==> inputs of job 9569 <==
==> flow/design.v (excerpt) <==
module axi_gpio_expanded
#(
    parameter C_ALL_INPUTS        = 0,             
    parameter C_ALL_OUTPUTS       = 0,             
    parameter C_GPIO_WIDTH        = 32,            
    parameter C_DOUT_DEFAULT      = 32'h00000000,  
    parameter C_TRI_DEFAULT       = 32'hFFFFFFFF,  
    parameter C_IS_DUAL           = 1,             
    parameter C_ALL_INPUTS_2      = 0,             
    parameter C_ALL_OUTPUTS_2     = 0,             
    parameter C_GPIO2_WIDTH       = 32,            
    parameter C_DOUT_DEFAULT_2    = 32'h00000000,  
    parameter C_TRI_DEFAULT_2     = 32'hFFFFFFFF,  
    parameter C_INTERRUPT_PRESENT = 1              
)
(
    input logic ACLK,     
    input logic ARESETn,  
    input  logic              [8:2] AWADDR,    
    input  logic              [2:0] AWPROT,    
    input  logic                    AWVALID,   
    output logic                    AWREADY,   
    input  logic             [31:0] WDATA,   
    input  logic              [3:0] WSTRB,   
    input  logic                    WVALID,  
    output logic                    WREADY,  
    output logic              [1:0] BRESP,   
    output logic                    BVALID,  
    input  logic                    BREADY,  
    input  logic              [8:2] ARADDR,    
    input  logic              [2:0] ARPROT,    
    input  logic                    ARVALID,   
    output logic                    ARREADY,   
    output logic             [31:0] RDATA,   
  ...
Settings: LEC_CHECK=0, ABC_AREA=0, CAP_MARGIN=20, CELL_PAD_IN_SITES_GLOBAL_PLACEMENT=3, CORE_ASPECT_RATIO=0.86, CORE_MARGIN=2, CORE_UTILIZATION=48, CTS_CLUSTER_DIAMETER=263, CTS_CLUSTER_SIZE=34, GPL_ROUTABILITY_DRIVEN=0, GPL_TIMING_DRIVEN=0, HOLD_SLACK_MARGIN=0.2, MAX_ROUTING_LAYER=met4, MIN_ROUTING_LAYER=met1, PLACE_DENSITY_LB_ADDON=0.17, SETUP_SLACK_MARGIN=-0.26, SLEW_MARGIN=30; clock period 4.06 ns.
run.sh (not shown) runs the stock make flow with config.mk's settings and CLKGATE_MAP_FILE=.
==> job 1124: changes against job 9569 <==
==> flow/config.mk (replaced) <==
export PLATFORM = sky130hd
export DESIGN_NAME = axi_gpio_expanded
export DESIGN_NICKNAME = axi_gpio_expanded
export VERILOG_FILES = /design/flow/design.v
export SDC_FILE = /design/flow/constraint.sdc
export NUM_CORES = 4
export LEC_CHECK = 0
export CAP_MARGIN = 20
export CORE_MARGIN = 2
export CORE_UTILIZATION = 64
export HOLD_SLACK_MARGIN = 0.3
export SETUP_SLACK_MARGIN = -0.13
export SLEW_MARGIN = 20
==> flow/constraint.sdc (replaced) <==
create_clock -name core_clock -period 1.74 [get_ports {ACLK}]
set_input_delay 0.3480 -clock core_clock [delete_from_list [all_inputs] [get_ports {ACLK}]]
set_output_delay 0.3480 -clock core_clock [all_outputs]
set_load 0.01 [all_outputs]
==> job 8397: changes against job 9569 <==
==> flow/config.mk (replaced) <==
export PLATFORM = sky130hd
export DESIGN_NAME = axi_gpio_expanded
export DESIGN_NICKNAME = axi_gpio_expanded
export VERILOG_FILES = /design/flow/design.v
export SDC_FILE = /design/flow/constraint.sdc
export NUM_CORES = 4
export LEC_CHECK = 0
export CAP_MARGIN = 20
export CORE_MARGIN = 2
export CORE_UTILIZATION = 68
export CTS_CLUSTER_SIZE = 33
export HOLD_SLACK_MARGIN = 0.29
export SETUP_SLACK_MARGIN = -0.13
export SLEW_MARGIN = 20
==> flow/constraint.sdc (replaced) <==
create_clock -name core_clock -period 1.69 [get_ports {ACLK}]
set_input_delay 0.3380 -clock core_clock [delete_from_list [all_inputs] [get_ports {ACLK}]]
set_output_delay 0.3380 -clock core_clock [all_outputs]
set_load 0.01 [all_outputs]
==> job 400: changes against job 9569 <==
==> flow/config.mk (replaced) <==
export PLATFORM = sky130hd
export DESIGN_NAME = axi_gpio_expanded
export DESIGN_NICKNAME = axi_gpio_expanded
export VERILOG_FILES = /design/flow/design.v
export SDC_FILE = /design/flow/constraint.sdc
export NUM_CORES = 4
export LEC_CHECK = 0
export ABC_AREA = 0
export CAP_MARGIN = 20
export CELL_PAD_IN_SITES_DETAIL_PLACEMENT = 0
export CELL_PAD_IN_SITES_GLOBAL_PLACEMENT = 0
export CORE_ASPECT_RATIO = 0.51
export CORE_MARGIN = 2
export CORE_UTILIZATION = 46
export GPL_ROUTABILITY_DRIVEN = 0
export GPL_TIMING_DRIVEN = 0
export MAX_ROUTING_LAYER = met5
export PLACE_DENSITY_LB_ADDON = 0.09
export SLEW_MARGIN = 20
==> flow/constraint.sdc (replaced) <==
create_clock -name core_clock -period 2.25 [get_ports {ACLK}]
set_input_delay 0.4500 -clock core_clock [delete_from_list [all_inputs] [get_ports {ACLK}]]
set_output_delay 0.4500 -clock core_clock [all_outputs]
set_load 0.01 [all_outputs]
==> results <==
quantity	job 400	job 9569	job 8397	job 1124
Hold bufs inserted after CTS	0	-	-	63
Clock root buffer	sky130_fd_sc_hd__clkbuf_16	-	-	sky130_fd_sc_hd__clkbuf_16
Die area	24400 um2	23300 um2	16600 um2	17600 um2
Placed insts	1663	-	1551	1588
Detailed-placement wirelength estimate	27.5 mm	-	27.2 mm	24.2 mm
# resized after CTS	3	-	-	20
Clock buffers created by TritonCTS	27	-	-	28
Number of buffers inserted to repair setup after CTS	2	-	-	0
Num rows	39	50	45	47
Outcome	timing/DRC/antenna clean	did not finish	did not finish	did not finish
Stage where the flow stopped	-	global placement	clock tree synthesis	global routing
# clock sinks	299	-	-	299
CTS Buffer Depth	3	-	-	3
Placed cell areas	13800 um2	-	14000 um2	14100 um2
Fp_density	47.2%	48.9%	69.8%	64.7%
